--- run.sh ---
#!/bin/bash
# the make line also repeats each setting of config.mk as NAME=value (left out here)
make -C /OpenROAD-flow-scripts/flow DESIGN_CONFIG=/design/flow/config.mk WORK_HOME=/design/flow/orfs CLKGATE_MAP_FILE= finish
--- config.mk ---
export PLATFORM = sky130hd
export DESIGN_NAME = mult_unsigned
export DESIGN_NICKNAME = mult_unsigned
export VERILOG_FILES = /design/flow/design.v
export SDC_FILE = /design/flow/constraint.sdc
export NUM_CORES = 4
export LEC_CHECK = 0
export ABC_AREA = 0
export CAP_MARGIN = 35
export CELL_PAD_IN_SITES_DETAIL_PLACEMENT = 0
export CORE_ASPECT_RATIO = 1.09
export CORE_MARGIN = 2
export CORE_UTILIZATION = 44
export MIN_ROUTING_LAYER = met1
export PLACE_DENSITY = 0.37
export SETUP_SLACK_MARGIN = 2.61
export SLEW_MARGIN = 20
--- constraint.sdc ---
create_clock -name core_clock -period 11.4 [get_ports {clk}]
set_input_delay 2.2800 -clock core_clock [delete_from_list [all_inputs] [get_ports {clk}]]
set_output_delay 2.2800 -clock core_clock [all_outputs]
set_load 0.01 [all_outputs]
--- design.v ---
module mult_unsigned #(
		parameter WIDTHA = 16,
		parameter WIDTHB = 24,
		parameter PIPELINE_DEPTH = 4
)
(
	input clk,rst,
	input [WIDTHA -1 :0] A,
	input [WIDTHB -1 :0] B,
	output [WIDTHA + WIDTHB - 1:0] result
);
reg [WIDTHA -1 :0] rA;
reg [WIDTHB -1 :0] rB;
reg [WIDTHA + WIDTHB - 1:0] M [PIPELINE_DEPTH-1:0];
integer i;
always @(posedge clk or posedge rst)
begin
	if (rst) begin
		rA <= 0;
		rB <= 0;
		for (i=0; i<PIPELINE_DEPTH; i=i+1)
		  M[i] <=0;
		end
	else
	begin
		rA <= A;
		rB <= B;
		M[0] <= rA * rB;
		for (i=0; i<PIPELINE_DEPTH-1; i=i+1)
			M[i+1] <= M[i];
	end
end
assign result = M[PIPELINE_DEPTH-1];
endmodule
==> results of run 1 <==
-- final cells by class --
type / count / area share, %
Multi-Input combinational cell: 1036 / 55.9
Tap cell: 507 / 3.24
Clock buffer: 17 / 2.17
Inverter: 353 / 6.80
Sequential cell: 200 / 25.5
Clock inverter: 15 / 1.07
Timing Repair Buffer: 96 / 5.31
-- per-layer routing --
metal	GRT usage (%)	wire, um	vias up
li1	-	-	4983
met1	24.7	15800	5885
met2	38.0	22100	133
met3	3.09	865	47
met4	7.40	1040	0
met5	0	0	-
-- through the flow --
step / util, % / setup slack (ns) / cell area, um2 / cells
2_1_floorplan: - / 3.67 / 17500 / 1655
3_3_place_gp: 47.5 / 4.88 / 18800 / 2180
3_5_place_dp: 47.8 / 4.94 / 18900 / 2187
4_1_cts: 49.4 / 4.92 / 19500 / 2219
5_1_grt: 49.7 / 4.71 / 19600 / 2224
6_report: 49.7 / 5.00 / 19600 / 2224
==> flow_summary.json, run 1 <==
{
  "grt_max_degree": 63,
  "drtIter0Drc": 493,
  "average_wire_per_cell_in_the_routed_design_um": 17.9,
  "routed_wl_um": 39800,
  "nNetsFinal": 2164,
  "final_antenna_net_count": 0,
  "setup.worst_path.end": "M[0][36]",
  "fin_tns_setup_ns": 0,
  "muxShareOfSynthArea_pct": 0,
  "worst_hold_margin_ns": 0.341,
  "vias_per_cell": 4.97,
  "tightest_slew_ns": 0.912,
  "placement_row_count": 76,
  "synth-cells-yosys": 1655,
  "tritoncts_clock_tree": "yes",
  "global_route.usage.total_pct": 20.7,
  "ff2ff_setup_slack_ns": 5.00,
  "async_reset_ff_share_pct": 100,
  "finalWorstPathRequiredPeriod_ns": 6.40,
  "timing.slew.headroom_pct": 39.2,
  "cts-root-to-sink-buffers": 2,
  "seq_area_um2": 5000,
  "ys_seq_share_pct": 28.5,
  "worst_path_max_delay_cell": "dfrtp_1",
  "synth.cell_area_um2": 17500,
  "final.setup_skew_ns": 0.0173,
  "synthesis.nets": 2115,
  "post_synth_and_or_nand_nor_area_fraction_pct": 13.3,
  "hold_path_class": "reg -> reg",
  "ys.flop_type": "dfrtp_1",
  "yosysMostFrequentCell": "inv_1",
  "synth-seq-cells": 200,
  "critical_path_arrival_ns": 6.75,
  "flow.area_growth_from_synthesis_pct": 11.6,
  "r2r-end": "M[0][36]",
  "netlist.area_leader.share_pct": 34.9,
  "syn_area_per_cell_um2": 10.6,
  "fillCellCount": 3708,
  "grt_overflow": 0,
  "gp_congestion": 0.805,
  "hold_end": "M[3][24]",
  "clock_sink_count": 200,
  "port_buffers": 81,
  "worst_setup_path_startpoint": "rB[9]",
  "rr_worst_depth": 16,
  "yosys.area_share.aoi_pct": 4.43,
  "timing.critical_path.cells": "nand2_1, fa_1, fa_1, fa_1, fa_1, inv_1, fa_1, fa_1, ha_1, a21oi_1, inv_1, o311ai_1, nand4b_1, a31oi_2, o41ai_2, xor2_1",
  "half_perimeter_wire_length_after_detailed_placement_um": 31100,
  "grt_pass1_wl_um": 64600,
  "critPathMostFrequentCell": "fa_1",
  "number_of_antenna_repair_diodes": 0,
  "cp_data_required_time_ns": 11.75,
  "synth_adder_area_share_pct": 42.9,
  "yosys-stat-area_um2": 17500,
  "max_freq_mhz": 156,
  "setup_violations": 0,
  "cts_resized": 0,
  "worstSetupPathDepth": 16,
  "cts_hold_repair.buffers": 0,
  "status": "complete, no violations",
  "post_synth_main_logic_family": "adder cells",
  "rsz_0062_raised_after_global_routing": "false",
  "synth.distinct_cells": 55,
  "yosys-top-cells-count": "inv_1 (353), fa_1 (306), nand2_1 (232)",
  "route.vias.total": 11048,
  "hold_path_startpoint": "M[2][24]",
  "start_kind": "register",
  "post-cts-setup-buffer-count": 0,
  "ctsHtreeMaxLevel": 4,
  "critPathCaptureType": "register",
  "max_cap_violations": 0,
  "fin_crit_sh_pct": 56.1,
  "syn-instance-count": 1655,
  "yosys.area.top_type": "fa_1",
  "hold_viol_final": 0,
  "maxSlewViolCount": 0,
  "number_of_global_route_vias_before_repair": 12077,
  "reg_to_reg_start": "rB[9]",
  "leading_cell_types_by_total_area_after_synthesis": "fa_1 (35%), dfrtp_1 (29%), ha_1 (8.0%)",
  "remaining_drc_errors": 0,
  "clk_pin_slew_ns": 0.09,
  "number_of_warning_messages_in_the_logs": 28,
  "cp.buffers_inverters": 2,
  "design.die.area_um2": 41500,
  "die_width_um": 195,
  "path_delay_family": "adder cells",
  "worstSetupPathType": "reg -> reg",
  "hold_path_depth": 0,
  "numCtsBuffers": 17,
  "clock.latency.late_pin_ns": 0.48,
  "cts.root.buffer_cell": "clkbuf_16",
  "count_of_library_flops_with_an_enable_pin": 0,
  "coreArea_um2": 39500,
  "synthesis.yosys.warnings": 2,
  "firstDrtPassIters": 7,
  "vertical_die_dimension_um": 213,
  "comb_area_um2": 10900,
  "pin_count": 82,
  "crit_fanout": 16,
  "xor_share_pct": 1.80,
  "antenna_found_initial": 0,
  "initCoreUtil_pct": 44.5,
  "worst_stage_delay_on_the_critical_path_ns": 0.82
}
==> run 2, diff against run 1 <==
ABC_AREA = 1   (was 0)
CAP_MARGIN = 20   (was 35)
CELL_PAD_IN_SITES_DETAIL_PLACEMENT = not set   (was 0)
CELL_PAD_IN_SITES_GLOBAL_PLACEMENT = 0   (was not set)
CORE_ASPECT_RATIO = not set   (was 1.09)
CORE_UTILIZATION = 72   (was 44)
CTS_CLUSTER_SIZE = 96   (was not set)
PLACE_DENSITY = not set   (was 0.37)
PLACE_DENSITY_LB_ADDON = 0.29   (was not set)
SETUP_SLACK_MARGIN = 0.09   (was 2.61)
SLEW_MARGIN = 10   (was 20)
TNS_END_PERCENT = 50   (was not set)
clock period = 5.3 ns   (was 11.4 ns; I/O delays follow)
==> run 2 against run 1 <==
- the layout now fails its checks (setup timing)
- clock-buffer cell count did not move
- setup slack got worse by 6.0 ns
- global-route usage rose by 25 points
- synthesized cell count rose by 26%
- register-to-register slack got worse by 6.0 ns
- critical path type unchanged
- largest cell class unchanged
==> flow_summary.json, run 2 <==
{
  "nNetsFinal": 2778,
  "critPathCaptureType": "register",
  "hold_end": "M[3][21]",
  "r2r-end": "M[0][34]",
  "grt_overflow": 0,
  "worstSetupPathDepth": 26,
  "count_of_library_flops_with_an_enable_pin": 0,
  "layout.cells.non_filler": 2661,
  "coreArea_um2": 25200,
  "remaining_drc_errors": 0,
  "worst_path_max_delay_cell": "fa_1",
  "numCtsBuffers": 17,
  "netlist.area_leader.share_pct": 33.2,
  "cp.buffers_inverters": 8,
  "vertical_die_dimension_um": 164,
  "port_buffers": 81,
  "design.die.area_um2": 26900,
  "placement_row_count": 58,
  "leading_cell_types_by_total_area_after_synthesis": "fa_1 (33%), dfrtp_1 (27%), inv_1 (13%)",
  "ff2ff_setup_slack_ns": -0.96,
  "number_of_warning_messages_in_the_logs": 31,
  "yosys-stat-area_um2": 18400,
  "max_freq_mhz": 160,
  "hold_viol_final": 0,
  "synth-seq-cells": 200,
  "comb_area_um2": 11800,
  "syn-instance-count": 2087,
  "fin_crit_sh_pct": 118,
  "die_width_um": 164,
  "routed_wl_um": 70800,
  "vias_per_cell": 6.50,
  "dp.cells": 2563,
  "cp_data_required_time_ns": 5.66,
  "initCoreUtil_pct": 73.2,
  "worst_setup_path_startpoint": "rB[11]",
  "check-failures": "setup timing",
  "antenna_found_initial": 3,
  "rsz_0062_raised_after_global_routing": "true",
  "clk_pin_slew_ns": 0.10,
  "final_critical_path_setup_slack_ns": -0.957,
  "synthesis.yosys.warnings": 2,
  "finalWorstPathRequiredPeriod_ns": 6.26,
  "ys.flop_type": "dfrtp_1",
  "worstSetupPathType": "reg -> reg",
  "detailedPlace.worstSlack_ns": -0.325,
  "ctsHtreeMaxLevel": 4,
  "yosys.area.top_type": "fa_1",
  "status": "failed layout checks",
  "gp_congestion": 0.971,
  "global_route.usage.total_pct": 45.7,
  "fin_tns_setup_ns": -21.48,
  "setup_violations": 30,
  "setup.worst_path.end": "M[0][34]",
  "synth.distinct_cells": 23,
  "final.setup_skew_ns": 0.0186,
  "hold_path_startpoint": "M[2][21]",
  "grt_pass1_wl_um": 90500,
  "critPathMostFrequentCell": "fa_1",
  "post_synth_and_or_nand_nor_area_fraction_pct": 15.0,
  "clock.latency.late_pin_ns": 0.48,
  "hold_path_class": "reg -> reg",
  "grt_max_degree": 117,
  "seq_area_um2": 5030,
  "yosys.area_share.aoi_pct": 1.68,
  "yosys-top-cells-count": "inv_1 (619), nand2_1 (572), fa_1 (306)",
  "synthesis.nets": 2547,
  "crit_fanout": 8,
  "half_perimeter_wire_length_after_detailed_placement_um": 36300,
  "fillCellCount": 908,
  "synth.cell_area_um2": 18400,
  "timing.slew.headroom_pct": 55.2,
  "number_of_antenna_repair_diodes": 0,
  "flow.area_growth_from_synthesis_pct": 24.5,
  "route.vias.total": 17300,
  "maxSlewViolCount": 0,
  "hold_path_depth": 0,
  "synth-cells-yosys": 2087,
  "worst_stage_delay_on_the_critical_path_ns": 0.78,
  "start_kind": "register",
  "average_wire_per_cell_in_the_routed_design_um": 26.6,
  "pin_count": 82,
  "yosysMostFrequentCell": "inv_1",
  "ys_seq_share_pct": 27.1,
  "drtIter0Drc": 3317,
  "synth_adder_area_share_pct": 40.8,
  "cts.root.buffer_cell": "clkbuf_16",
  "syn_area_per_cell_um2": 8.84,
  "final_antenna_net_count": 0,
  "muxShareOfSynthArea_pct": 0,
  "tightest_slew_ns": 0.671,
  "cts_hold_repair.buffers": 0,
  "worst_hold_margin_ns": 0.338,
  "clock_sink_count": 200,
  "path_delay_family": "adder cells",
  "rr_worst_depth": 26,
  "async_reset_ff_share_pct": 100,
  "tritoncts_clock_tree": "yes",
  "post_synth_main_logic_family": "adder cells",
  "cts-root-to-sink-buffers": 2,
  "firstDrtPassIters": 21,
  "max_cap_violations": 0,
  "number_of_global_route_vias_before_repair": 17213,
  "critical_path_arrival_ns": 6.62,
  "reg_to_reg_start": "rB[11]",
  "xor_share_pct": 1.04
}
-- run 2: metal layers --
layer / vias to the layer above / share of wire [%] / global-route usage [%]
li1: 6281 / - / -
met1: 7920 / 29 / 52.4
met2: 2096 / 43 / 74.3
met3: 997 / 15 / 12.0
met4: 6 / 13 / 34.1
met5: - / 0.066 / 0
-- run 2: final cells by class --
type                    count  area share [%]
multi-input cells        1185            51.4
flip-flops and latches    200            21.9
repair buffers            292            11.8
inverters                 622            10.3
clock buffers              17            1.85
well taps                 330            1.80
clock inverters            15            1.02
-- run 2: what timing repair did --
item                       in CTS  in global routing
setup endpoints to repair      29                 30
pin swaps                      71                 52
buffers inserted               45                 21
gates resized                 196                129
-- run 2: through the flow --
stage | area (um2) | util (%)
floorplan | 18400 | -
global placement | 20600 | 81.7
detailed placement | 20600 | 81.7
CTS | 22400 | 88.8
global route | 23000 | 91.2
finish | 23000 | 91.2
==> run 3, diff against run 2 <==
CORE_UTILIZATION = 40   (was 72)
CTS_CLUSTER_DIAMETER = 341   (was not set)
CTS_CLUSTER_SIZE = 99   (was 96)
HOLD_SLACK_MARGIN = -0.07   (was not set)
MIN_ROUTING_LAYER = not set   (was met1)
PLACE_DENSITY_LB_ADDON = not set   (was 0.29)
SETUP_SLACK_MARGIN = 1.06   (was 0.09)
SLEW_MARGIN = 20   (was 10)
TNS_END_PERCENT = 30   (was 50)
clock period = 8.0 ns   (was 5.3 ns; I/O delays follow)
==> run 3 against run 2 <==
- non-clock buffer count down 209
- cell count up 2.3%
- sequential share of layout area up 2.6 points
- now clean on timing, DRC and antenna
- sequential cell count unchanged
- highest routed layer is now met4
- clock-buffer cell count unchanged
- utilization down 46 points
- first-iteration DRC count down 78%
- die size up 78%
- fmax up 2.1%
==> flow_summary.json, run 3 <==
{
  "yosys-top-cells-count": "inv_1 (619), nand2_1 (572), fa_1 (306)",
  "ys.flop_type": "dfrtp_1",
  "flow.area_growth_from_synthesis_pct": 10.4,
  "setup_violations": 0,
  "routed_wl_um": 41700,
  "yosys.area_share.aoi_pct": 1.68,
  "post_synth_and_or_nand_nor_area_fraction_pct": 15.0,
  "maxSlewViolCount": 0,
  "tritoncts_clock_tree": "yes",
  "vias_per_cell": 4.60,
  "crit_fanout": 24,
  "global_route.usage.total_pct": 19.1,
  "start_kind": "register",
  "nNetsFinal": 2569,
  "synth.distinct_cells": 23,
  "synth-cells-yosys": 2087,
  "number_of_antenna_repair_diodes": 0,
  "route.vias.total": 12529,
  "path_delay_family": "adder cells",
  "yosys-stat-area_um2": 18400,
  "synthesis.nets": 2547,
  "hold_path_class": "reg -> reg",
  "yosysMostFrequentCell": "inv_1",
  "number_of_global_route_vias_before_repair": 13779,
  "synth.cell_area_um2": 18400,
  "coreArea_um2": 45500,
  "hold_viol_final": 0,
  "xor_share_pct": 1.04,
  "vertical_die_dimension_um": 219,
  "post_synth_main_logic_family": "adder cells",
  "cp_data_required_time_ns": 8.35,
  "antenna_found_initial": 0,
  "fin_crit_sh_pct": 76.6,
  "numCtsBuffers": 17,
  "gp_congestion": 0.885,
  "max_cap_violations": 0,
  "post-cts-setup-buffer-count": 0,
  "port_buffers": 81,
  "final_critical_path_setup_slack_ns": 1.87,
  "syn-instance-count": 2087,
  "drtIter0Drc": 731,
  "async_reset_ff_share_pct": 100,
  "grt_overflow": 0,
  "hold_path_startpoint": "M[1][24]",
  "worstSetupPathDepth": 21,
  "rr_worst_depth": 21,
  "cts_resized": 0,
  "setup.worst_path.end": "M[0][31]",
  "ctsHtreeMaxLevel": 4,
  "timing.critical_path.cells": "nand2_1, fa_1, inv_1, fa_1, inv_1, fa_1, inv_1, fa_1, fa_1, inv_1, fa_1, inv_1, ha_1, a21oi_1, nand2_1, a21oi_1, nand3_2, nand2_1, nand2_1, nand2_1, nand2_1",
  "hold_end": "M[2][24]",
  "critPathCaptureType": "register",
  "ff2ff_setup_slack_ns": 1.87,
  "cts.root.buffer_cell": "clkbuf_16",
  "syn_area_per_cell_um2": 8.84,
  "cp.buffers_inverters": 5,
  "reg_to_reg_start": "rA[1]",
  "worst_path_max_delay_cell": "dfrtp_1",
  "grt_max_degree": 94,
  "clock.latency.late_pin_ns": 0.47,
  "remaining_drc_errors": 0,
  "final.setup_skew_ns": 0.0120,
  "status": "complete, no violations",
  "r2r-end": "M[0][31]",
  "leading_cell_types_by_total_area_after_synthesis": "fa_1 (33%), dfrtp_1 (27%), inv_1 (13%)",
  "count_of_library_flops_with_an_enable_pin": 0,
  "finalWorstPathRequiredPeriod_ns": 6.13,
  "die_width_um": 219,
  "average_wire_per_cell_in_the_routed_design_um": 15.3,
  "rsz_0062_raised_after_global_routing": "false",
  "clk_pin_slew_ns": 0.08,
  "fin_tns_setup_ns": 0,
  "muxShareOfSynthArea_pct": 0,
  "initCoreUtil_pct": 40.5,
  "hold_path_depth": 0,
  "grt_pass1_wl_um": 70800,
  "final_antenna_net_count": 0,
  "yosys.area.top_type": "fa_1",
  "clock_sink_count": 200,
  "worst_stage_delay_on_the_critical_path_ns": 1.03,
  "netlist.area_leader.share_pct": 33.2,
  "synthesis.yosys.warnings": 2,
  "half_perimeter_wire_length_after_detailed_placement_um": 32600,
  "worst_setup_path_startpoint": "rA[1]",
  "tightest_slew_ns": 1.10,
  "cts-root-to-sink-buffers": 2,
  "detailedPlace.worstSlack_ns": 1.88,
  "firstDrtPassIters": 5,
  "pin_count": 82,
  "cts_hold_repair.buffers": 0,
  "timing.slew.headroom_pct": 26.6,
  "number_of_warning_messages_in_the_logs": 26,
  "synth-seq-cells": 200,
  "synth_adder_area_share_pct": 40.8,
  "critical_path_arrival_ns": 6.48,
  "ys_seq_share_pct": 27.1,
  "max_freq_mhz": 163,
  "worstSetupPathType": "reg -> reg",
  "design.die.area_um2": 47800,
  "placement_row_count": 78
}
-- run 3: cell type report --
| type | count | area [um2] |
|---|---|---|
| Multi-Input combinational cell | 1185 | 10800 |
| Clock inverter | 15 | 208 |
| Inverter | 622 | 2340 |
| Fill cell | 4508 | 25100 |
| Sequential cell | 200 | 5000 |
| Tap cell | 600 | 751 |
| Clock buffer | 17 | 425 |
| Timing Repair Buffer | 83 | 838 |
-- run 3: stage by stage --
step                util (%)  area [um2]  hold WS (ns)  std cells
floorplan                  -       18400         0.331       2087
global placement        43.4       19700         0.332       2690
detailed placement      43.4       19700         0.335       2690
CTS                     44.8       20400         0.352       2722
global route            44.8       20400         0.352       2722
finish                  44.8       20400         0.349       2722
-- run 3: layer usage --
metal	share of wire, %	GRT usage [%]	vias to the layer above
met3	3.6	3.10	60
li1	-	-	5863
met1	44	24.3	6328
met4	2.5	6.44	0
met2	50	33.0	278
met5	0	0	-
==> run 4, diff against run 3 <==
CELL_PAD_IN_SITES_GLOBAL_PLACEMENT = not set   (was 0)
CORE_UTILIZATION = 72   (was 40)
CTS_CLUSTER_DIAMETER = not set   (was 341)
CTS_CLUSTER_SIZE = 87   (was 99)
HOLD_SLACK_MARGIN = not set   (was -0.07)
PLACE_DENSITY_LB_ADDON = 0.28   (was not set)
SETUP_SLACK_MARGIN = -0.37   (was 1.06)
TNS_END_PERCENT = not set   (was 30)
clock period = 4.84 ns   (was 8.0 ns; I/O delays follow)
==> run 4 against run 3 <==
- the flow now stops in global routing
- synthesized cell count unchanged
- synthesized area unchanged
- die size decreased by 44%
==> flow_summary.json, run 4 <==
{
  "cts.root.buffer_cell": "clkbuf_16",
  "status": "stopped before the end",
  "clock_sink_count": 200,
  "grt_overflow": 4,
  "pin_count": 82,
  "count_of_library_flops_with_an_enable_pin": 0,
  "synthesis.yosys.warnings": 2,
  "muxShareOfSynthArea_pct": 0,
  "coreArea_um2": 25200,
  "ys_seq_share_pct": 27.1,
  "numCtsBuffers": 17,
  "error_message": "[ERROR GRT-0232] Routing congestion too high. Check the congestion heatmap in the GUI.",
  "syn_area_per_cell_um2": 8.84,
  "post_synth_and_or_nand_nor_area_fraction_pct": 15.0,
  "port_buffers": 81,
  "cts_hold_repair.buffers": 0,
  "synth.distinct_cells": 23,
  "leading_cell_types_by_total_area_after_synthesis": "fa_1 (33%), dfrtp_1 (27%), inv_1 (13%)",
  "post_synth_main_logic_family": "adder cells",
  "placement.cell_area_um2": 20600,
  "yosys-stat-area_um2": 18400,
  "xor_share_pct": 1.04,
  "synth_adder_area_share_pct": 40.8,
  "design.die.area_um2": 26900,
  "cts-root-to-sink-buffers": 2,
  "async_reset_ff_share_pct": 100,
  "die_width_um": 164,
  "vertical_die_dimension_um": 164,
  "global_route.usage.total_pct": 71.0,
  "gp_congestion": 0.953,
  "initCoreUtil_pct": 73.2,
  "synth-cells-yosys": 2087,
  "flow.stopped_at": "global routing",
  "placement_row_count": 58,
  "synthesis.nets": 2547,
  "ys.flop_type": "dfrtp_1",
  "netlist.area_leader.share_pct": 33.2,
  "yosys-top-cells-count": "inv_1 (619), nand2_1 (572), fa_1 (306)",
  "half_perimeter_wire_length_after_detailed_placement_um": 36400,
  "synth-seq-cells": 200,
  "yosysMostFrequentCell": "inv_1",
  "synth.cell_area_um2": 18400,
  "syn-instance-count": 2087,
  "yosys.area.top_type": "fa_1",
  "yosys.area_share.aoi_pct": 1.68,
  "ctsHtreeMaxLevel": 4
}
[run 4: routing by layer]
metal / overflow / track usage [%]
met5: 0 / 10.8
met1: 0 / 70.8
met3: 0 / 52.7
met4: 1 / 72.2
met2: 3 / 90.7
[run 4: what timing repair did]
| item | in CTS |
|---|---|
| endpoints found under the setup margin | 28 |
| pin swaps | 61 |
| resized | 165 |
| buffers inserted | 75 |
[run 4: per-stage QoR]
step	setup TNS, ns	hold WS, ns	cells	setup WS, ns
CTS	-10.97	0.344	2645	-0.450
detailed placement	-15.92	0.335	2568	-0.694
global placement	-13.09	0.332	2568	-0.611
floorplan	-8.07	0.331	2087	-0.354
==> run 5, diff against run 4 <==
CTS_CLUSTER_DIAMETER = 209   (was not set)
CTS_CLUSTER_SIZE = 98   (was 87)
PLACE_DENSITY_LB_ADDON = not set   (was 0.28)
SETUP_SLACK_MARGIN = 1.28   (was -0.37)
TNS_END_PERCENT = 100   (was not set)
clock period = 5.59 ns   (was 4.84 ns; I/O delays follow)
==> run 5 against run 4 <==
- now fails the layout checks on setup timing
- synthesized area stayed put
- synthesized cell count stayed put
- die size stayed put
==> flow_summary.json, run 5 <==
{
  "initCoreUtil_pct": 73.2,
  "status": "failed layout checks",
  "hold_viol_final": 0,
  "post_synth_and_or_nand_nor_area_fraction_pct": 15.0,
  "leading_cell_types_by_total_area_after_synthesis": "fa_1 (33%), dfrtp_1 (27%), inv_1 (13%)",
  "fin_crit_sh_pct": 104,
  "cts.root.buffer_cell": "clkbuf_16",
  "reg_to_reg_start": "rA[2]",
  "maxSlewViolCount": 0,
  "timing.slew.headroom_pct": 27.3,
  "hold_path_startpoint": "M[2][32]",
  "final_critical_path_setup_slack_ns": -0.202,
  "synth-seq-cells": 200,
  "critPathCaptureType": "register",
  "clock_sink_count": 200,
  "rsz_0062_raised_after_global_routing": "true",
  "worst_setup_path_startpoint": "rA[2]",
  "synthesis.yosys.warnings": 2,
  "async_reset_ff_share_pct": 100,
  "grt_pass1_wl_um": 80000,
  "coreArea_um2": 25200,
  "number_of_warning_messages_in_the_logs": 35,
  "cts-root-to-sink-buffers": 2,
  "muxShareOfSynthArea_pct": 0,
  "yosys.area.top_type": "fa_1",
  "antenna_found_initial": 6,
  "ff2ff_setup_slack_ns": -0.20,
  "cp.buffers_inverters": 7,
  "fin_tns_setup_ns": -2.64,
  "grt_max_degree": 127,
  "r2r-end": "M[0][38]",
  "synth-cells-yosys": 2087,
  "ys_seq_share_pct": 27.1,
  "synth_adder_area_share_pct": 40.8,
  "numCtsBuffers": 17,
  "worstSetupPathDepth": 25,
  "clock.latency.late_pin_ns": 0.47,
  "hold_path_depth": 0,
  "global_route.usage.total_pct": 39.8,
  "gp_congestion": 0.946,
  "yosys-top-cells-count": "inv_1 (619), nand2_1 (572), fa_1 (306)",
  "drtIter0Drc": 2891,
  "xor_share_pct": 1.04,
  "yosys.area_share.aoi_pct": 1.68,
  "synth.distinct_cells": 23,
  "final.setup_skew_ns": 0.0252,
  "vias_per_cell": 6.21,
  "synthesis.nets": 2547,
  "max_freq_mhz": 173,
  "hold_end": "M[3][32]",
  "dp.cells": 2479,
  "syn-instance-count": 2087,
  "routed_wl_um": 67400,
  "route.vias.total": 16340,
  "layout.cells.non_filler": 2632,
  "check-failures": "setup timing",
  "finalWorstPathRequiredPeriod_ns": 5.79,
  "yosysMostFrequentCell": "inv_1",
  "hold_path_class": "reg -> reg",
  "worst_stage_delay_on_the_critical_path_ns": 0.66,
  "cts_hold_repair.buffers": 0,
  "vertical_die_dimension_um": 164,
  "design.die.area_um2": 26900,
  "tightest_slew_ns": 1.09,
  "ctsHtreeMaxLevel": 4,
  "comb_area_um2": 12000,
  "max_cap_violations": 0,
  "rr_worst_depth": 25,
  "average_wire_per_cell_in_the_routed_design_um": 25.6,
  "post_synth_main_logic_family": "adder cells",
  "die_width_um": 164,
  "seq_area_um2": 5040,
  "remaining_drc_errors": 0,
  "worstSetupPathType": "reg -> reg",
  "pin_count": 82,
  "path_delay_family": "adder cells",
  "ys.flop_type": "dfrtp_1",
  "netlist.area_leader.share_pct": 33.2,
  "critical_path_arrival_ns": 6.15,
  "placement_row_count": 58,
  "setup.worst_path.end": "M[0][38]",
  "grt_overflow": 0,
  "count_of_library_flops_with_an_enable_pin": 0,
  "yosys-stat-area_um2": 18400,
  "tritoncts_clock_tree": "yes",
  "number_of_global_route_vias_before_repair": 15933,
  "worst_path_max_delay_cell": "fa_1",
  "synth.cell_area_um2": 18400,
  "flow.area_growth_from_synthesis_pct": 24.7,
  "port_buffers": 81,
  "syn_area_per_cell_um2": 8.84,
  "firstDrtPassIters": 22,
  "clk_pin_slew_ns": 0.09,
  "setup_violations": 25,
  "final_antenna_net_count": 0,
  "cp_data_required_time_ns": 5.95,
  "half_perimeter_wire_length_after_detailed_placement_um": 33800,
  "nNetsFinal": 2745,
  "start_kind": "register",
  "fillCellCount": 913,
  "crit_fanout": 6
}
-- run 5: layout make-up --
| class | instances | share of cell area [%] |
|---|---|---|
| Antenna cell | 4 | 0.0435 |
| Clock buffer | 17 | 1.85 |
| Inverter | 622 | 10.2 |
| Tap cell | 330 | 1.80 |
| Sequential cell | 200 | 21.9 |
| Multi-Input combinational cell | 1185 | 52.0 |
| Timing Repair Buffer | 259 | 11.3 |
| Clock inverter | 15 | 0.838 |
-- run 5: repair_timing --
item | CTS | global route
gates cloned | 3 | 2
pin swaps | 52 | 81
setup buffers | 58 | 54
endpoints found under the setup margin | 32 | 33
gates resized | 142 | 168
-- run 5: routing by layer --
layer	track usage, %	part of all wire [%]	vias to the layer above
met3	10.4	16	799
met2	67.6	44	1662
met5	0	0.40	-
met4	24.9	11	16
met1	45.2	29	7634
li1	-	-	6229
-- run 5: metrics by stage --
step                      util [%]  hold slack (ns)  setup slack (ns)  area, um2
after floorplan                  -            0.331             0.672      19200
after global placement        80.6            0.331            0.0765      20300
after detailed placement      80.6            0.335            0.0190      20300
after CTS                     87.0            0.347             0.263      21900
after global routing          91.3            0.346            -0.256      23000
final                         91.3            0.345            -0.202      23000
==> run 6, diff against run 5 <==
CELL_PAD_IN_SITES_GLOBAL_PLACEMENT = 0   (was not set)
CTS_CLUSTER_DIAMETER = not set   (was 209)
CTS_CLUSTER_SIZE = 34   (was 98)
HOLD_SLACK_MARGIN = -0.07   (was not set)
MIN_ROUTING_LAYER = met1   (was not set)
PLACE_DENSITY = 0.67   (was not set)
SETUP_SLACK_MARGIN = 0.09   (was 1.28)
SLEW_MARGIN = 10   (was 20)
TNS_END_PERCENT = 50   (was 100)
clock period = 4.67 ns   (was 5.59 ns; I/O delays follow)
==> run 6 against run 5 <==
- the run now fails in global routing
- synthesized cell count unchanged
- die size unchanged
- synthesized area unchanged
==> flow_summary.json, run 6 <==
{
  "synth.distinct_cells": 23,
  "async_reset_ff_share_pct": 100,
  "yosys-top-cells-count": "inv_1 (619), nand2_1 (572), fa_1 (306)",
  "yosys-stat-area_um2": 18400,
  "ys_seq_share_pct": 27.1,
  "port_buffers": 81,
  "synthesis.yosys.warnings": 2,
  "synth.cell_area_um2": 18400,
  "muxShareOfSynthArea_pct": 0,
  "ctsHtreeMaxLevel": 4,
  "cts-root-to-sink-buffers": 2,
  "vertical_die_dimension_um": 164,
  "yosys.area.top_type": "fa_1",
  "post_synth_and_or_nand_nor_area_fraction_pct": 15.0,
  "synth-cells-yosys": 2087,
  "count_of_library_flops_with_an_enable_pin": 0,
  "half_perimeter_wire_length_after_detailed_placement_um": 37000,
  "placement.cell_area_um2": 20800,
  "cts.root.buffer_cell": "clkbuf_16",
  "coreArea_um2": 25200,
  "yosysMostFrequentCell": "inv_1",
  "global_route.usage.total_pct": 69.3,
  "placement_row_count": 58,
  "leading_cell_types_by_total_area_after_synthesis": "fa_1 (33%), dfrtp_1 (27%), inv_1 (13%)",
  "clock_sink_count": 200,
  "synthesis.nets": 2547,
  "status": "stopped before the end",
  "synth-seq-cells": 200,
  "gp_congestion": 0.915,
  "grt_overflow": 6,
  "xor_share_pct": 1.04,
  "pin_count": 82,
  "die_width_um": 164,
  "ys.flop_type": "dfrtp_1",
  "error_message": "[ERROR GRT-0232] Routing congestion too high. Check the congestion heatmap in the GUI.",
  "netlist.area_leader.share_pct": 33.2,
  "numCtsBuffers": 17,
  "syn-instance-count": 2087,
  "flow.stopped_at": "global routing",
  "yosys.area_share.aoi_pct": 1.68,
  "syn_area_per_cell_um2": 8.84,
  "post_synth_main_logic_family": "adder cells",
  "design.die.area_um2": 26900,
  "initCoreUtil_pct": 73.2,
  "synth_adder_area_share_pct": 40.8
}
run 6: what timing repair did:
item,CTS
pin swaps,67
endpoints found under the setup margin,32
setup buffers,43
gates resized,176
hold buffers,0
run 6: layer usage:
layer / GRT overflow / GRT usage [%]
met5: 0 / 42.8
met4: 4 / 61.8
met2: 2 / 83.6
met1: 0 / 69.0
met3: 0 / 59.1
run 6: stage by stage:
stage / std cells / TNS [ns] / util [%] / worst slack, ns
CTS: 2656 / -17.47 / 89.2 / -0.653
detailed placement: 2582 / -25.88 / 82.5 / -0.995
global placement: 2582 / -21.45 / 82.5 / -0.829
floorplan: 2087 / -14.18 / - / -0.583
==> run 7, diff against run 6 <==
CTS_CLUSTER_SIZE = 60   (was 34)
HOLD_SLACK_MARGIN = 0.21   (was -0.07)
SETUP_SLACK_MARGIN = -0.37   (was 0.09)
clock period = 4.71 ns   (was 4.67 ns; I/O delays follow)
==> run 7 against run 6 <==
- the flow again stops in global routing
- synthesized cell count did not move
- die size did not move
- synthesized area did not move
==> flow_summary.json, run 7 <==
{
  "coreArea_um2": 25200,
  "global_route.usage.total_pct": 67.7,
  "synthesis.yosys.warnings": 2,
  "yosys-stat-area_um2": 18400,
  "ys_seq_share_pct": 27.1,
  "leading_cell_types_by_total_area_after_synthesis": "fa_1 (33%), dfrtp_1 (27%), inv_1 (13%)",
  "error_message": "[ERROR GRT-0232] Routing congestion too high. Check the congestion heatmap in the GUI.",
  "initCoreUtil_pct": 73.2,
  "ys.flop_type": "dfrtp_1",
  "synth.distinct_cells": 23,
  "ctsHtreeMaxLevel": 4,
  "pin_count": 82,
  "design.die.area_um2": 26900,
  "synthesis.nets": 2547,
  "synth.cell_area_um2": 18400,
  "synth-cells-yosys": 2087,
  "muxShareOfSynthArea_pct": 0,
  "netlist.area_leader.share_pct": 33.2,
  "gp_congestion": 0.921,
  "post_synth_and_or_nand_nor_area_fraction_pct": 15.0,
  "vertical_die_dimension_um": 164,
  "synth_adder_area_share_pct": 40.8,
  "xor_share_pct": 1.04,
  "placement.cell_area_um2": 20800,
  "placement_row_count": 58,
  "clock_sink_count": 200,
  "cts-root-to-sink-buffers": 2,
  "die_width_um": 164,
  "synth-seq-cells": 200,
  "port_buffers": 81,
  "yosys-top-cells-count": "inv_1 (619), nand2_1 (572), fa_1 (306)",
  "async_reset_ff_share_pct": 100,
  "yosys.area.top_type": "fa_1",
  "yosys.area_share.aoi_pct": 1.68,
  "half_perimeter_wire_length_after_detailed_placement_um": 37900,
  "syn-instance-count": 2087,
  "numCtsBuffers": 17,
  "syn_area_per_cell_um2": 8.84,
  "cts.root.buffer_cell": "clkbuf_16",
  "flow.stopped_at": "global routing",
  "post_synth_main_logic_family": "adder cells",
  "yosysMostFrequentCell": "inv_1",
  "grt_overflow": 28,
  "count_of_library_flops_with_an_enable_pin": 0,
  "status": "stopped before the end"
}
-- run 7: through the flow --
stage,worst slack (ns),instances
floorplan,-0.543,2087
global placement,-0.828,2585
detailed placement,-0.921,2585
CTS,-0.599,2658
-- run 7: routing by layer --
layer | GRT overflow | GRT usage [%]
met1 | 0 | 67.2
met2 | 13 | 84.1
met3 | 0 | 55.4
met4 | 15 | 61.6
met5 | 0 | 30.3
-- run 7: timing repair --
| action | in CTS |
|---|---|
| resized | 185 |
| hold buffers | 0 |
| buffers inserted | 60 |
| setup endpoints to repair | 31 |
| pin swaps | 73 |
==> run 8, diff against run 7 <==
CELL_PAD_IN_SITES_GLOBAL_PLACEMENT = not set   (was 0)
CTS_CLUSTER_SIZE = not set   (was 60)
HOLD_SLACK_MARGIN = not set   (was 0.21)
MAX_ROUTING_LAYER = met4   (was not set)
MIN_ROUTING_LAYER = not set   (was met1)
PLACE_DENSITY = not set   (was 0.67)
PLACE_DENSITY_LB_ADDON = 0.08   (was not set)
SETUP_SLACK_MARGIN = not set   (was -0.37)
SLEW_MARGIN = 20   (was 10)
TNS_END_PERCENT = not set   (was 50)
clock period = 4.33 ns   (was 4.71 ns; I/O delays follow)
==> run 8 against run 7 <==
- the run again fails in global routing
- synthesized area did not move
- die size unchanged
- synthesized cell count is the same
==> flow_summary.json, run 8 <==
{
  "synth.distinct_cells": 23,
  "vertical_die_dimension_um": 164,
  "global_route.usage.total_pct": 68.1,
  "port_buffers": 81,
  "yosys.area_share.aoi_pct": 1.68,
  "placement_row_count": 58,
  "async_reset_ff_share_pct": 100,
  "coreArea_um2": 25200,
  "initCoreUtil_pct": 73.2,
  "numCtsBuffers": 17,
  "half_perimeter_wire_length_after_detailed_placement_um": 40200,
  "syn-instance-count": 2087,
  "count_of_library_flops_with_an_enable_pin": 0,
  "clock_sink_count": 200,
  "yosys-stat-area_um2": 18400,
  "synth_adder_area_share_pct": 40.8,
  "gp_congestion": 0.960,
  "error_message": "[ERROR GRT-0116] Global routing finished with congestion. Check the congestion regions in the DRC Viewer.",
  "cts.root.buffer_cell": "clkbuf_16",
  "synth.cell_area_um2": 18400,
  "synth-cells-yosys": 2087,
  "xor_share_pct": 1.04,
  "netlist.area_leader.share_pct": 33.2,
  "cts_hold_repair.buffers": 0,
  "pin_count": 82,
  "synthesis.nets": 2547,
  "ys_seq_share_pct": 27.1,
  "status": "stopped before the end",
  "post_synth_main_logic_family": "adder cells",
  "synth-seq-cells": 200,
  "yosysMostFrequentCell": "inv_1",
  "synthesis.yosys.warnings": 2,
  "yosys.area.top_type": "fa_1",
  "ys.flop_type": "dfrtp_1",
  "post_synth_and_or_nand_nor_area_fraction_pct": 15.0,
  "grt_overflow": 2,
  "flow.stopped_at": "global routing",
  "leading_cell_types_by_total_area_after_synthesis": "fa_1 (33%), dfrtp_1 (27%), inv_1 (13%)",
  "design.die.area_um2": 26900,
  "syn_area_per_cell_um2": 8.84,
  "detailedPlace.worstSlack_ns": -1.25,
  "muxShareOfSynthArea_pct": 0,
  "die_width_um": 164,
  "cts-root-to-sink-buffers": 2,
  "yosys-top-cells-count": "inv_1 (619), nand2_1 (572), fa_1 (306)",
  "ctsHtreeMaxLevel": 4
}
-- run 8: layer usage --
metal / track usage, % / overflow
met5: - / -
met4: 59.3 / 1
met3: 52.8 / 0
met2: 83.9 / 1
met1: 68.0 / 0
-- run 8: repair_timing --
| item | in CTS |
|---|---|
| pin swaps | 36 |
| resized | 150 |
| setup buffers | 30 |
| setup endpoints to repair | 33 |
-- run 8: per-stage QoR --
step                hold slack (ns)  instance area, um2  std cells
floorplan                     0.331               19200       2087
global placement              0.331               21200       2582
detailed placement            0.335               21200       2582
CTS                           0.353               22600       2644
==> run 9, diff against run 8 <==
CORE_UTILIZATION = 66   (was 72)
MAX_ROUTING_LAYER = not set   (was met4)
PLACE_DENSITY_LB_ADDON = not set   (was 0.08)
TNS_END_PERCENT = 5   (was not set)
clock period = 3.73 ns   (was 4.33 ns; I/O delays follow)
==> run 9 against run 8 <==
- now fails the layout checks on setup timing
- synthesized area unchanged
- synthesized cell count unchanged
- die size increased by 8.9%
==> flow_summary.json, run 9 <==
{
  "status": "failed layout checks",
  "check-failures": "setup timing",
  "timing.slew.headroom_pct": 64.9,
  "yosys-stat-area_um2": 18400,
  "reg_to_reg_start": "rA[10]",
  "hold_path_class": "reg -> reg",
  "fillCellCount": 1626,
  "synth.distinct_cells": 23,
  "grt_max_degree": 58,
  "netlist.area_leader.share_pct": 33.2,
  "initCoreUtil_pct": 66.7,
  "routed_wl_um": 46600,
  "cp.buffers_inverters": 6,
  "rsz_0062_raised_after_global_routing": "true",
  "setup.worst_path.end": "M[0][35]",
  "port_buffers": 81,
  "design.die.area_um2": 29300,
  "critPathCaptureType": "register",
  "yosys-top-cells-count": "inv_1 (619), nand2_1 (572), fa_1 (306)",
  "hold_path_depth": 0,
  "muxShareOfSynthArea_pct": 0,
  "timing.critical_path.cells": "buf_4, nand2_1, fa_1, inv_1, fa_1, fa_1, fa_2, fa_1, inv_2, fa_1, inv_2, ha_4, nand2_4, inv_1, nand2_2, buf_6, nor4_4, nand2_1, nand2_1, nand2_1, nand2_2",
  "ys.flop_type": "dfrtp_1",
  "numCtsBuffers": 17,
  "worst_stage_delay_on_the_critical_path_ns": 0.58,
  "syn-instance-count": 2087,
  "vertical_die_dimension_um": 171,
  "synth.cell_area_um2": 18400,
  "hold_path_startpoint": "M[1][36]",
  "worst_setup_path_startpoint": "rA[10]",
  "synthesis.nets": 2547,
  "maxSlewViolCount": 0,
  "leading_cell_types_by_total_area_after_synthesis": "fa_1 (33%), dfrtp_1 (27%), inv_1 (13%)",
  "number_of_warning_messages_in_the_logs": 31,
  "post_synth_main_logic_family": "adder cells",
  "cts.root.buffer_cell": "clkbuf_16",
  "ys_seq_share_pct": 27.1,
  "syn_area_per_cell_um2": 8.84,
  "critical_path_arrival_ns": 5.74,
  "clk_pin_slew_ns": 0.09,
  "fin_crit_sh_pct": 144,
  "final_antenna_net_count": 0,
  "worst_hold_margin_ns": 0.343,
  "drtIter0Drc": 1196,
  "fin_tns_setup_ns": -47.20,
  "r2r-end": "M[0][35]",
  "number_of_antenna_repair_diodes": 0,
  "async_reset_ff_share_pct": 100,
  "start_kind": "register",
  "path_delay_family": "adder cells",
  "xor_share_pct": 1.04,
  "final_critical_path_setup_slack_ns": -1.64,
  "synth-cells-yosys": 2087,
  "hold_end": "M[2][36]",
  "antenna_found_initial": 0,
  "setup_violations": 34,
  "remaining_drc_errors": 0,
  "post_synth_and_or_nand_nor_area_fraction_pct": 15.0,
  "worstSetupPathType": "reg -> reg",
  "vias_per_cell": 5.19,
  "crit_fanout": 4,
  "yosys.area_share.aoi_pct": 1.68,
  "route.vias.total": 14128,
  "count_of_library_flops_with_an_enable_pin": 0,
  "cts_hold_repair.buffers": 0,
  "flow.area_growth_from_synthesis_pct": 24.3,
  "placement_row_count": 61,
  "final.setup_skew_ns": 0.0182,
  "ff2ff_setup_slack_ns": -1.64,
  "ctsHtreeMaxLevel": 4,
  "grt_overflow": 0,
  "global_route.usage.total_pct": 33.6,
  "layout.cells.non_filler": 2724,
  "half_perimeter_wire_length_after_detailed_placement_um": 34500,
  "average_wire_per_cell_in_the_routed_design_um": 17.1,
  "rr_worst_depth": 21,
  "grt_pass1_wl_um": 75200,
  "tritoncts_clock_tree": "yes",
  "coreArea_um2": 27600,
  "postLayoutCellArea_um2": 22900,
  "placement.cell_area_um2": 20900,
  "pin_count": 82,
  "gp_congestion": 0.941,
  "clock_sink_count": 200,
  "synth-seq-cells": 200,
  "worstSetupPathDepth": 21,
  "worst_path_max_delay_cell": "fa_1",
  "cp_data_required_time_ns": 4.10,
  "firstDrtPassIters": 7,
  "dp.cells": 2641,
  "synth_adder_area_share_pct": 40.8,
  "die_width_um": 171,
  "number_of_global_route_vias_before_repair": 15014,
  "cts-root-to-sink-buffers": 2,
  "finalWorstPathRequiredPeriod_ns": 5.37,
  "nNetsFinal": 2793,
  "clock.latency.late_pin_ns": 0.45,
  "tightest_slew_ns": 0.526,
  "critPathMostFrequentCell": "fa_1",
  "synthesis.yosys.warnings": 2,
  "yosys.area.top_type": "fa_1",
  "max_freq_mhz": 186,
  "max_cap_violations": 0,
  "yosysMostFrequentCell": "inv_1",
  "hold_viol_final": 0
}
[run 9: final cells by class]
class	instances	area, um2	area share [%]
clock buffer	18	439	1.92
clock inverter	14	175	0.764
inverter	622	2350	10.2
multi-input combinational	1185	11600	50.8
sequential	200	5040	22.0
tap	378	473	2.06
timing repair buffer	307	2820	12.3
[run 9: per-stage QoR]
step	utilization [%]	worst slack (ns)
after floorplan	-	-1.52
after global placement	75.7	-1.72
after detailed placement	75.7	-1.84
after CTS	81.0	-1.53
after global routing	83.0	-1.83
final	83.0	-1.64
[run 9: routing by layer]
| layer | GRT usage, % | part of all wire (%) | vias up | wire, um |
|---|---|---|---|---|
| met5 | 0 | 0 | - | 0 |
| met1 | 44.2 | 40 | 6978 | 18500 |
| met3 | 5.16 | 6.5 | 155 | 3040 |
| met2 | 56.5 | 50 | 674 | 23200 |
| li1 | - | - | 6321 | - |
| met4 | 13.0 | 4.0 | 0 | 1850 |
[run 9: what timing repair did]
item	in CTS	in global routing
pin swaps	44	77
resized	146	117
cloned	0	1
setup buffers	26	24
setup endpoints to repair	35	34
==> run 10, diff against run 9 <==
CAP_MARGIN = 35   (was 20)
CORE_UTILIZATION = 58   (was 66)
CTS_CLUSTER_SIZE = 93   (was not set)
HOLD_SLACK_MARGIN = 0.11   (was not set)
SLEW_MARGIN = 30   (was 20)
TNS_END_PERCENT = 20   (was 5)
clock period = 7.07 ns   (was 3.73 ns; I/O delays follow)
==> run 10 against run 9 <==
- now clean on timing, DRC and antenna
- clock-buffer cell count shrank 1
- hold slack gained 0.00052 ns
- synthesized area unchanged
- critical path depth rose by 2
- register-to-register slack better by 2.8 ns
- fmax fell by 8.9%
- clock skew down 0.0015 ns
- cell count decreased by 7.1%
- critical path type unchanged
- highest routed layer unchanged
==> flow_summary.json, run 10 <==
{
  "status": "complete, no violations",
  "timing.slew.headroom_pct": 37.7,
  "fillCellCount": 2661,
  "synth.distinct_cells": 23,
  "clk_pin_slew_ns": 0.08,
  "grt_overflow": 0,
  "post_synth_main_logic_family": "adder cells",
  "number_of_antenna_repair_diodes": 0,
  "synth-seq-cells": 200,
  "rr_worst_depth": 23,
  "flow.area_growth_from_synthesis_pct": 9.74,
  "cts.root.buffer_cell": "clkbuf_16",
  "synth_adder_area_share_pct": 40.8,
  "ys.flop_type": "dfrtp_1",
  "synth.cell_area_um2": 18400,
  "fin_crit_sh_pct": 83.4,
  "number_of_warning_messages_in_the_logs": 27,
  "clock.latency.late_pin_ns": 0.45,
  "synthesis.yosys.warnings": 2,
  "cp_data_required_time_ns": 7.40,
  "critPathCaptureType": "register",
  "ff2ff_setup_slack_ns": 1.17,
  "average_wire_per_cell_in_the_routed_design_um": 16.5,
  "routed_wl_um": 41800,
  "worstSetupPathDepth": 23,
  "half_perimeter_wire_length_after_detailed_placement_um": 32400,
  "yosys.area_share.aoi_pct": 1.68,
  "clock_sink_count": 200,
  "xor_share_pct": 1.04,
  "design.die.area_um2": 33200,
  "hold_path_class": "reg -> reg",
  "worst_setup_path_startpoint": "rB[7]",
  "hold_end": "M[3][24]",
  "worst_path_max_delay_cell": "dfrtp_1",
  "pin_count": 82,
  "worstSetupPathType": "reg -> reg",
  "numCtsBuffers": 17,
  "max_cap_violations": 0,
  "timing.critical_path.cells": "nand2_1, fa_1, inv_1, fa_1, inv_1, fa_1, inv_1, fa_1, fa_1, inv_1, fa_1, inv_1, ha_1, a21oi_1, nand2_1, inv_1, nand2_1, nand2_1, nand3_2, nand2_1, nand2_1, nand2_1, nand2_1",
  "setup.worst_path.end": "M[0][31]",
  "route.vias.total": 12619,
  "netlist.area_leader.share_pct": 33.2,
  "post-cts-setup-buffer-count": 0,
  "syn_area_per_cell_um2": 8.84,
  "hold_path_depth": 0,
  "reg_to_reg_start": "rB[7]",
  "final_antenna_net_count": 0,
  "yosysMostFrequentCell": "inv_1",
  "tightest_slew_ns": 0.935,
  "max_freq_mhz": 170,
  "initCoreUtil_pct": 58.7,
  "vias_per_cell": 4.99,
  "hold_viol_final": 0,
  "gp_congestion": 0.944,
  "yosys.area.top_type": "fa_1",
  "path_delay_family": "adder cells",
  "rsz_0062_raised_after_global_routing": "false",
  "cp.buffers_inverters": 6,
  "placement_row_count": 65,
  "tritoncts_clock_tree": "yes",
  "layout.cells.non_filler": 2531,
  "vertical_die_dimension_um": 182,
  "die_width_um": 182,
  "r2r-end": "M[0][31]",
  "hold_path_startpoint": "M[2][24]",
  "finalWorstPathRequiredPeriod_ns": 5.90,
  "grt_pass1_wl_um": 70700,
  "antenna_found_initial": 0,
  "nNetsFinal": 2576,
  "cts-root-to-sink-buffers": 2,
  "cts_resized": 0,
  "critPathMostFrequentCell": "nand2_1",
  "coreArea_um2": 31400,
  "syn-instance-count": 2087,
  "maxSlewViolCount": 0,
  "count_of_library_flops_with_an_enable_pin": 0,
  "yosys-stat-area_um2": 18400,
  "setup_violations": 0,
  "final.setup_skew_ns": 0.0167,
  "muxShareOfSynthArea_pct": 0,
  "ctsHtreeMaxLevel": 4,
  "cts_hold_repair.buffers": 0,
  "async_reset_ff_share_pct": 100,
  "grt_max_degree": 99,
  "post_synth_and_or_nand_nor_area_fraction_pct": 15.0,
  "leading_cell_types_by_total_area_after_synthesis": "fa_1 (33%), dfrtp_1 (27%), inv_1 (13%)",
  "yosys-top-cells-count": "inv_1 (619), nand2_1 (572), fa_1 (306)",
  "start_kind": "register",
  "global_route.usage.total_pct": 27.8,
  "drtIter0Drc": 841,
  "remaining_drc_errors": 0,
  "synth-cells-yosys": 2087,
  "fin_tns_setup_ns": 0,
  "crit_fanout": 16,
  "dp.cells": 2498,
  "firstDrtPassIters": 5,
  "worst_stage_delay_on_the_critical_path_ns": 0.93,
  "synthesis.nets": 2547,
  "port_buffers": 81,
  "critical_path_arrival_ns": 6.23,
  "number_of_global_route_vias_before_repair": 13583,
  "ys_seq_share_pct": 27.1
}
==> run 10: final cells by class <==
class                      instances  area, um2  share of cell area [%]
clock inverter                    15        231                    1.14
tap                              402        503                    2.49
timing repair buffer              90        921                    4.55
multi-input combinational       1185      10800                    53.4
clock buffer                      17        425                    2.10
sequential                       200       5010                    24.8
inverter                         622       2340                    11.6
==> run 10: metrics by stage <==
| step | utilization [%] | cell area (um2) | hold WS, ns | setup WS (ns) |
|---|---|---|---|---|
| after floorplan | - | 18400 | 0.331 | 0.202 |
| after global placement | 62.1 | 19500 | 0.331 | 1.00 |
| after detailed placement | 62.3 | 19600 | 0.335 | 1.21 |
| after CTS | 64.4 | 20200 | 0.347 | 1.21 |
| after global routing | 64.5 | 20200 | 0.349 | 0.839 |
| final | 64.5 | 20200 | 0.343 | 1.17 |
==> run 10: routing by layer <==
layer  part of all wire [%]  track usage, %  vias up
met5                      0               0        -
met4                    2.5            8.84        0
met3                    9.0            7.32       71
met2                     44            42.9      510
met1                     44            39.0     6161
li1                       -               -     5877
==> run 11, diff against run 10 <==
ABC_AREA = not set   (was 1)
CAP_MARGIN = 20   (was 35)
CELL_PAD_IN_SITES_GLOBAL_PLACEMENT = 1   (was not set)
CORE_UTILIZATION = 44   (was 58)
CTS_CLUSTER_DIAMETER = 341   (was not set)
CTS_CLUSTER_SIZE = 95   (was 93)
HOLD_SLACK_MARGIN = -0.07   (was 0.11)
PLACE_DENSITY = 0.89   (was not set)
SLEW_MARGIN = 15   (was 30)
clock period = 8.0 ns   (was 7.07 ns; I/O delays follow)
==> run 11 against run 10 <==
- still clean on timing, DRC and antenna
- setup slack gained 0.33 ns
- die size is 25% higher
- sequential cell count did not move
- fmax fell by 9.2%
- synthesized cell count down 21%
- non-clock buffer count is 6 lower
- global-route usage fell by 8.9 points
- hold slack lost 0.0014 ns
- critical path type unchanged
- largest cell class unchanged
==> flow_summary.json, run 11 <==
{
  "post_synth_main_logic_family": "adder cells",
  "gp_congestion": 0.865,
  "met1_usage_pct": 23.1,
  "number_of_antenna_repair_diodes": 0,
  "tritoncts_clock_tree": "yes",
  "r2r-end": "M[0][39]",
  "leading_cell_types_by_total_area_after_synthesis": "fa_1 (35%), dfrtp_1 (29%), ha_1 (8.0%)",
  "yosys-stat-area_um2": 17500,
  "netlist.area_leader.share_pct": 34.9,
  "worst_path_max_delay_cell": "dfrtp_1",
  "critPathCaptureType": "register",
  "synth.cell_area_um2": 17500,
  "final.setup_skew_ns": 0.0211,
  "cts-root-to-sink-buffers": 2,
  "nNetsFinal": 2152,
  "setup.worst_path.end": "M[0][39]",
  "average_wire_per_cell_in_the_routed_design_um": 16.5,
  "reg_to_reg_start": "rA[1]",
  "synth-cells-yosys": 1655,
  "maxSlewViolCount": 0,
  "rr_worst_depth": 18,
  "routed_wl_um": 36700,
  "count_of_library_flops_with_an_enable_pin": 0,
  "fin_crit_sh_pct": 81.2,
  "initCoreUtil_pct": 44.4,
  "fillCellCount": 3558,
  "synth-seq-cells": 200,
  "vertical_die_dimension_um": 204,
  "number_of_warning_messages_in_the_logs": 28,
  "gr-usage-met3_pct": 2.94,
  "worst_stage_delay_on_the_critical_path_ns": 0.91,
  "drtIter0Drc": 555,
  "grt_pass1_wl_um": 61100,
  "critical_path_arrival_ns": 6.84,
  "timing.slew.headroom_pct": 41.4,
  "synth_adder_area_share_pct": 42.9,
  "flow.area_growth_from_synthesis_pct": 10.3,
  "hold_path_class": "reg -> reg",
  "grt_max_degree": 125,
  "placement_row_count": 73,
  "yosys.area.top_type": "fa_1",
  "post-cts-setup-buffer-count": 0,
  "timing.critical_path.cells": "nand2_1, fa_1, fa_1, fa_1, fa_1, inv_1, fa_1, inv_1, fa_1, inv_1, ha_1, a21oi_2, nor2b_1, or4_4, o21ai_2, o211ai_4, o21a_1, o211a_1",
  "max_freq_mhz": 154,
  "pin_count": 82,
  "final_antenna_net_count": 0,
  "vias_per_cell": 5.02,
  "ff2ff_setup_slack_ns": 1.50,
  "worstSetupPathType": "reg -> reg",
  "clk_pin_slew_ns": 0.08,
  "ctsHtreeMaxLevel": 4,
  "hold_end": "M[3][4]",
  "synth.distinct_cells": 55,
  "use_met2_pct": 33.6,
  "design.die.area_um2": 41500,
  "cp_data_required_time_ns": 8.34,
  "worst_setup_path_startpoint": "rA[1]",
  "yosysMostFrequentCell": "inv_1",
  "route.vias.total": 11195,
  "worstSetupPathDepth": 18,
  "detailedPlace.worstSlack_ns": 1.57,
  "post_synth_and_or_nand_nor_area_fraction_pct": 13.3,
  "finalWorstPathRequiredPeriod_ns": 6.50,
  "yosys.area_share.aoi_pct": 4.43,
  "status": "complete, no violations",
  "remaining_drc_errors": 0,
  "clock_sink_count": 200,
  "die_width_um": 204,
  "syn_area_per_cell_um2": 10.6,
  "coreArea_um2": 39500,
  "hold_viol_final": 0,
  "grt_overflow": 0,
  "ys.flop_type": "dfrtp_1",
  "rsz_0062_raised_after_global_routing": "false",
  "global_route.usage.total_pct": 19.0,
  "hold_path_depth": 0,
  "firstDrtPassIters": 5,
  "yosys-top-cells-count": "inv_1 (353), fa_1 (306), nand2_1 (232)",
  "setup_violations": 0,
  "max_cap_violations": 0,
  "path_delay_family": "adder cells",
  "xor_share_pct": 1.80,
  "muxShareOfSynthArea_pct": 0,
  "hold_path_startpoint": "M[2][4]",
  "async_reset_ff_share_pct": 100,
  "dp.cells": 2197,
  "synthesis.nets": 2115,
  "antenna_found_initial": 0,
  "ys_seq_share_pct": 28.5,
  "globalRoute.busiestLayer": "met2",
  "layout.cells.non_filler": 2229,
  "tightest_slew_ns": 0.878,
  "critPathMostFrequentCell": "fa_1",
  "clock.latency.late_pin_ns": 0.46,
  "cp.buffers_inverters": 3,
  "number_of_global_route_vias_before_repair": 12173,
  "port_buffers": 81,
  "cts.root.buffer_cell": "clkbuf_16",
  "half_perimeter_wire_length_after_detailed_placement_um": 28500,
  "crit_fanout": 24,
  "syn-instance-count": 1655,
  "cts_hold_repair.buffers": 0,
  "fin_tns_setup_ns": 0,
  "start_kind": "register",
  "cts_resized": 0,
  "final_critical_path_setup_slack_ns": 1.50,
  "synthesis.yosys.warnings": 2,
  "numCtsBuffers": 17
}
[run 11: area by class of cell]
class	instances	area [um2]	area share [%]
flip-flops and latches	200	5000	25.9
clock inverters	12	109	0.562
clock buffers	19	453	2.34
multi-input cells	1036	10900	56.6
well taps	525	657	3.39
repair buffers	84	853	4.41
inverters	353	1330	6.88
[run 11: layer usage]
metal,wire length [um],up-vias
li1,-,4952
met1,13800,5820
met2,19700,335
met3,1820,88
met4,1410,0
met5,0,-
[run 11: through the flow]
| stage | instance area, um2 | util, % | hold slack (ns) |
|---|---|---|---|
| after floorplan | 17500 | - | 0.331 |
| after global placement | 18800 | 47.5 | 0.332 |
| after detailed placement | 18800 | 47.5 | 0.335 |
| after CTS | 19300 | 48.9 | 0.340 |
| after global routing | 19400 | 48.9 | 0.348 |
| final | 19400 | 48.9 | 0.342 |
==> run 12, diff against run 11 <==
CELL_PAD_IN_SITES_GLOBAL_PLACEMENT = not set   (was 1)
CORE_UTILIZATION = 16   (was 44)
CTS_CLUSTER_DIAMETER = not set   (was 341)
CTS_CLUSTER_SIZE = not set   (was 95)
HOLD_SLACK_MARGIN = not set   (was -0.07)
PLACE_DENSITY = not set   (was 0.89)
SLEW_MARGIN = 20   (was 15)
TNS_END_PERCENT = not set   (was 20)
clock period = 12.0 ns   (was 8.0 ns; I/O delays follow)
==> run 12 against run 11 <==
- non-clock buffer count grew 3
- critical path type unchanged
- synthesized area is the same
- clock-buffer cell count increased by 1
- cell count rose by 40%
==> flow_summary.json, run 12 <==
{
  "rsz_0062_raised_after_global_routing": "false",
  "seq_area_um2": 5000,
  "yosys-stat-area_um2": 17500,
  "syn_area_per_cell_um2": 10.6,
  "hold_path_class": "reg -> reg",
  "dp.cells": 3090,
  "vias_per_cell": 3.54,
  "design.die.area_um2": 112000,
  "die_width_um": 335,
  "fin_crit_sh_pct": 54.4,
  "hold_end": "M[3][24]",
  "setup.worst_path.end": "M[0][38]",
  "post_synth_and_or_nand_nor_area_fraction_pct": 13.3,
  "routed_wl_um": 39600,
  "numCtsBuffers": 17,
  "synth-seq-cells": 200,
  "number_of_warning_messages_in_the_logs": 28,
  "initCoreUtil_pct": 16.1,
  "tightest_slew_ns": 0.942,
  "yosys.area_share.aoi_pct": 4.43,
  "remaining_drc_errors": 0,
  "hold_viol_final": 0,
  "synthesis.yosys.warnings": 2,
  "yosys-top-cells-count": "inv_1 (353), fa_1 (306), nand2_1 (232)",
  "worst_setup_path_startpoint": "rA[2]",
  "route.vias.total": 11041,
  "rr_worst_depth": 21,
  "r2r-end": "M[0][38]",
  "number_of_global_route_vias_before_repair": 11550,
  "reg_to_reg_start": "rA[2]",
  "syn-instance-count": 1655,
  "postLayoutCellArea_um2": 20500,
  "worst_path_max_delay_cell": "dfrtp_1",
  "fillCellCount": 11924,
  "grt_pass1_wl_um": 63500,
  "ys_seq_share_pct": 28.5,
  "critPathCaptureType": "register",
  "cts_hold_repair.buffers": 0,
  "status": "complete, no violations",
  "critical_path_arrival_ns": 6.93,
  "hold_path_depth": 0,
  "setup_violations": 0,
  "firstDrtPassIters": 7,
  "post_synth_main_logic_family": "adder cells",
  "number_of_antenna_repair_diodes": 0,
  "coreArea_um2": 109000,
  "max_cap_violations": 0,
  "placement_row_count": 121,
  "post-cts-setup-buffer-count": 0,
  "final.setup_skew_ns": 0.0174,
  "count_of_library_flops_with_an_enable_pin": 0,
  "maxSlewViolCount": 0,
  "synth.cell_area_um2": 17500,
  "antenna_found_initial": 0,
  "gp_congestion": 0.816,
  "timing.slew.headroom_pct": 37.2,
  "half_perimeter_wire_length_after_detailed_placement_um": 31800,
  "drtIter0Drc": 502,
  "flow.area_growth_from_synthesis_pct": 16.8,
  "synth-cells-yosys": 1655,
  "clock_sink_count": 200,
  "muxShareOfSynthArea_pct": 0,
  "worst_stage_delay_on_the_critical_path_ns": 0.92,
  "leading_cell_types_by_total_area_after_synthesis": "fa_1 (35%), dfrtp_1 (29%), ha_1 (8.0%)",
  "xor_share_pct": 1.80,
  "global_route.usage.total_pct": 7.27,
  "tritoncts_clock_tree": "yes",
  "pin_count": 82,
  "hold_path_startpoint": "M[2][24]",
  "grt_overflow": 0,
  "netlist.area_leader.share_pct": 34.9,
  "worstSetupPathDepth": 21,
  "yosys.area.top_type": "fa_1",
  "synthesis.nets": 2115,
  "ff2ff_setup_slack_ns": 5.47,
  "ys.flop_type": "dfrtp_1",
  "synth_adder_area_share_pct": 42.9,
  "grt_max_degree": 125,
  "async_reset_ff_share_pct": 100,
  "port_buffers": 81,
  "yosysMostFrequentCell": "inv_1",
  "start_kind": "register",
  "average_wire_per_cell_in_the_routed_design_um": 12.7,
  "clock.latency.late_pin_ns": 0.46,
  "finalWorstPathRequiredPeriod_ns": 6.53,
  "final_critical_path_setup_slack_ns": 5.47,
  "synth.distinct_cells": 55,
  "fin_tns_setup_ns": 0,
  "detailedPlace.worstSlack_ns": 5.48,
  "cts.root.buffer_cell": "clkbuf_16"
}
-- run 12: routing by layer --
metal | GRT usage (%) | routed length [um] | vias up | part of all wire [%]
li1 | - | - | 4973 | -
met1 | 9.15 | 16600 | 5761 | 42
met2 | 12.5 | 20400 | 255 | 51
met3 | 1.43 | 1680 | 52 | 4.2
met4 | 2.13 | 893 | 0 | 2.3
met5 | 0 | 0 | - | 0
-- run 12: per-stage QoR --
| stage | utilization (%) | hold slack [ns] |
|---|---|---|
| 3_3_place_gp | 18.3 | 0.331 |
| 5_1_grt | 18.8 | 0.346 |
| 3_5_place_dp | 18.3 | 0.335 |
| 2_1_floorplan | - | 0.331 |
| 6_report | 18.8 | 0.341 |
| 4_1_cts | 18.8 | 0.342 |
-- run 12: layout make-up --
| class | count | area share [%] |
|---|---|---|
| Inverter | 353 | 6.50 |
| Sequential cell | 200 | 24.4 |
| Clock buffer | 20 | 2.18 |
| Multi-Input combinational cell | 1036 | 53.4 |
| Clock inverter | 12 | 0.671 |
| Tap cell | 1414 | 8.63 |
| Timing Repair Buffer | 87 | 4.19 |
